// buck_converter_top
module buck_converter_top #(
    parameter CLK_FREQ = 100_000_000,
    parameter PWM_FREQ = 100_000,
    parameter V_REF = 12'd2048,
    parameter KP = 16'd100,
    parameter KI = 16'd10,
    parameter KD = 16'd5
)(
    input wire clk,
    input wire rst_n,
    input wire [11:0] adc_data,
    input wire adc_valid,
    output wire pwm_out,
    output wire [11:0] voltage_monitor,
    output wire [9:0] duty_cycle_monitor
);
For scale: ~2200 cells after synthesis, about 190 flip-flops, roughly 38 I/O pins, ~17000 um2 of cells after synthesis.
export LEC_CHECK = 0
export ABC_AREA = 1
export CAP_MARGIN = 20
export CORE_MARGIN = 2
export CORE_UTILIZATION = 70
export CTS_CLUSTER_DIAMETER = 47
export PLACE_DENSITY = 0.77
export SLEW_MARGIN = 20
create_clock -name core_clock -period 3.54 [get_ports {clk}]
run.sh (not shown) runs the stock make flow with config.mk's settings and CLKGATE_MAP_FILE=.
The first run produced a layout that fails on negative setup slack.
==> next run, changes <==
Settings changed: ABC_AREA 1 to unset, CORE_UTILIZATION 70 to 65, CTS_CLUSTER_DIAMETER 47 to unset, PLACE_DENSITY 0.77 to unset.
Clock period 3.54 ns to 4.65 ns, I/O delays scaled along.
What happened: This time the run completed with no timing, DRC or antenna violations; worst setup slack gets better by 0.96 ns; cell area decreases by 11%; via count came out lower by 25%; fmax went down by 3.5%; die area went up by 0.66%.
==> next run, changes <==
Settings changed: ABC_AREA set to 1, CORE_UTILIZATION 65 to 72.
Clock period 4.65 ns to 2.93 ns, I/O delays scaled along.
Result: The new run died in 5_1_grt, error GRT-0116; die area decreases by 3.4%; synthesized area rises by about 7%; synthesized cell count rises by about 36%.
==> next run, changes <==
Settings changed: CORE_ASPECT_RATIO set to 0.7, PLACE_DENSITY_LB_ADDON set to 0.04.
Clock period 2.93 ns to 3.97 ns, I/O delays scaled along.
Effect:
- This time the run finished but fails on negative setup slack
- die area barely changes
- synthesized area does not change
- synthesized cell count stays the same
==> next run, changes <==
Settings changed: CORE_ASPECT_RATIO 0.7 to unset, CTS_CLUSTER_DIAMETER set to 33, PLACE_DENSITY_LB_ADDON 0.04 to unset, SETUP_SLACK_MARGIN set to 0.46.
Clock period 3.97 ns to 4.02 ns, I/O delays scaled along.
What happened: The changed run produced a layout that fails on negative setup slack. Register-to-register slack improves by 0.21 ns. Sequential share of layout area goes down by 0.31 points. Critical path depth rose by 2. Die size barely changes. Wire length decreases by 9.4%.


== try-juniper ==
buck_converter_top again, from the RTL that the note above started with.
make LEC_CHECK=0 ABC_AREA=1 CAP_MARGIN=5 CORE_ASPECT_RATIO=0.83 CORE_MARGIN=2 CORE_UTILIZATION=63 MIN_ROUTING_LAYER=met1 PLACE_DENSITY_LB_ADDON=0.22 SETUP_SLACK_MARGIN=2.01 SLEW_MARGIN=40 finish   # period 7.51 ns
try-juniper finished every stage and its layout cleared the timing, DRC and antenna checks.
Inputs modified between try-juniper and try-willow:
# try-juniper
export LEC_CHECK = 0
export ABC_AREA = 1
export CAP_MARGIN = 5
export CORE_ASPECT_RATIO = 0.83
export CORE_MARGIN = 2
export CORE_UTILIZATION = 63
export MIN_ROUTING_LAYER = met1
export PLACE_DENSITY_LB_ADDON = 0.22
export SETUP_SLACK_MARGIN = 2.01
export SLEW_MARGIN = 40
create_clock -name core_clock -period 7.51 [get_ports {clk}]
# try-willow
export LEC_CHECK = 0
export CAP_MARGIN = 20
export CORE_MARGIN = 2
export CORE_UTILIZATION = 66
export SLEW_MARGIN = 20
create_clock -name core_clock -period 4.75 [get_ports {clk}]
[summary]
try-willow — first-iteration DRC count 30% lower, try-juniper as reference
Changes in try-xenon relative to try-willow:
# try-willow
export LEC_CHECK = 0
export CAP_MARGIN = 20
export CORE_MARGIN = 2
export CORE_UTILIZATION = 66
export SLEW_MARGIN = 20
create_clock -name core_clock -period 4.75 [get_ports {clk}]
# try-xenon
export LEC_CHECK = 0
export CAP_MARGIN = 20
export CORE_MARGIN = 2
export CORE_UTILIZATION = 40
export SLEW_MARGIN = 20
create_clock -name core_clock -period 5.3 [get_ports {clk}]
[summary]
Comparing try-willow against try-xenon, there is no change at all in worst hold path stage count.
Diff try-willow and try-xenon: insertion delay to the later sink of the worst-skew pair lower in try-xenon
Re number of H-tree levels: no difference whatsoever between try-xenon and try-willow.
A end point of the critical path of pwm_gen.compare_val[9]$_DFF_PN0_ is what try-willow shows, while pid_ctrl.integral[10]$_DFFE_PN0P_ belongs to try-xenon.
Launch point of the worst path: pwm_gen.duty_reg[2]$_DFFE_PN0N_ -> try-willow, pid_ctrl.error[12]$_DFFE_PN0P_ -> try-xenon
Cmp try-willow and try-xenon / count of clock-net buffers in the final layout / higher: try-xenon
Compare try-willow and try-xenon | number of standard cells in the layout, taps in and fillers out higher: try-xenon
Relative to try-willow, try-xenon degrades worst hold slack.
diff inputs: try-xenon => try-yarrow
# try-xenon
export LEC_CHECK = 0
export CAP_MARGIN = 20
export CORE_MARGIN = 2
export CORE_UTILIZATION = 40
export SLEW_MARGIN = 20
create_clock -name core_clock -period 5.3 [get_ports {clk}]
# try-yarrow
export LEC_CHECK = 0
export CAP_MARGIN = 20
export CORE_MARGIN = 2
export CORE_UTILIZATION = 66
export SLEW_MARGIN = 20
create_clock -name core_clock -period 6.17 [get_ports {clk}]
==> results <==
Relative to try-xenon, minimum clock period after layout has decreased by 0.12 ns in try-yarrow. Changes observed in try-yarrow relative to try-xenon: effective utilization at floorplan shows an increase of 26 points; cell count after placement lost 199; data required time at the worst endpoint went up; chip area line of the yosys report closely matched the old numbers; routed wire length fell by about 2.7%.
[inputs] try-raven vs try-yarrow
# try-yarrow
export LEC_CHECK = 0
export CAP_MARGIN = 20
export CORE_MARGIN = 2
export CORE_UTILIZATION = 66
export SLEW_MARGIN = 20
create_clock -name core_clock -period 6.17 [get_ports {clk}]
# try-raven
export LEC_CHECK = 0
export ABC_AREA = 1
export CAP_MARGIN = 20
export CORE_MARGIN = 2
export CORE_UTILIZATION = 64
export SLEW_MARGIN = 20
create_clock -name core_clock -period 2.93 [get_ports {clk}]
--- outcome ---
Every stage of try-raven finished as expected; the final checks, on the other hand, flagged setup timing, which means the layout fails. In the flow results for try-raven and try-yarrow, the worst hold slack is larger on try-yarrow. Between try-yarrow and try-raven, count of inverters not on the clock network in the layout increased. Looking only at count of mapped cells out of synthesis, and setting everything else aside, the higher value of try-raven and try-yarrow goes to try-raven. Vertical die size ends up higher on try-raven.
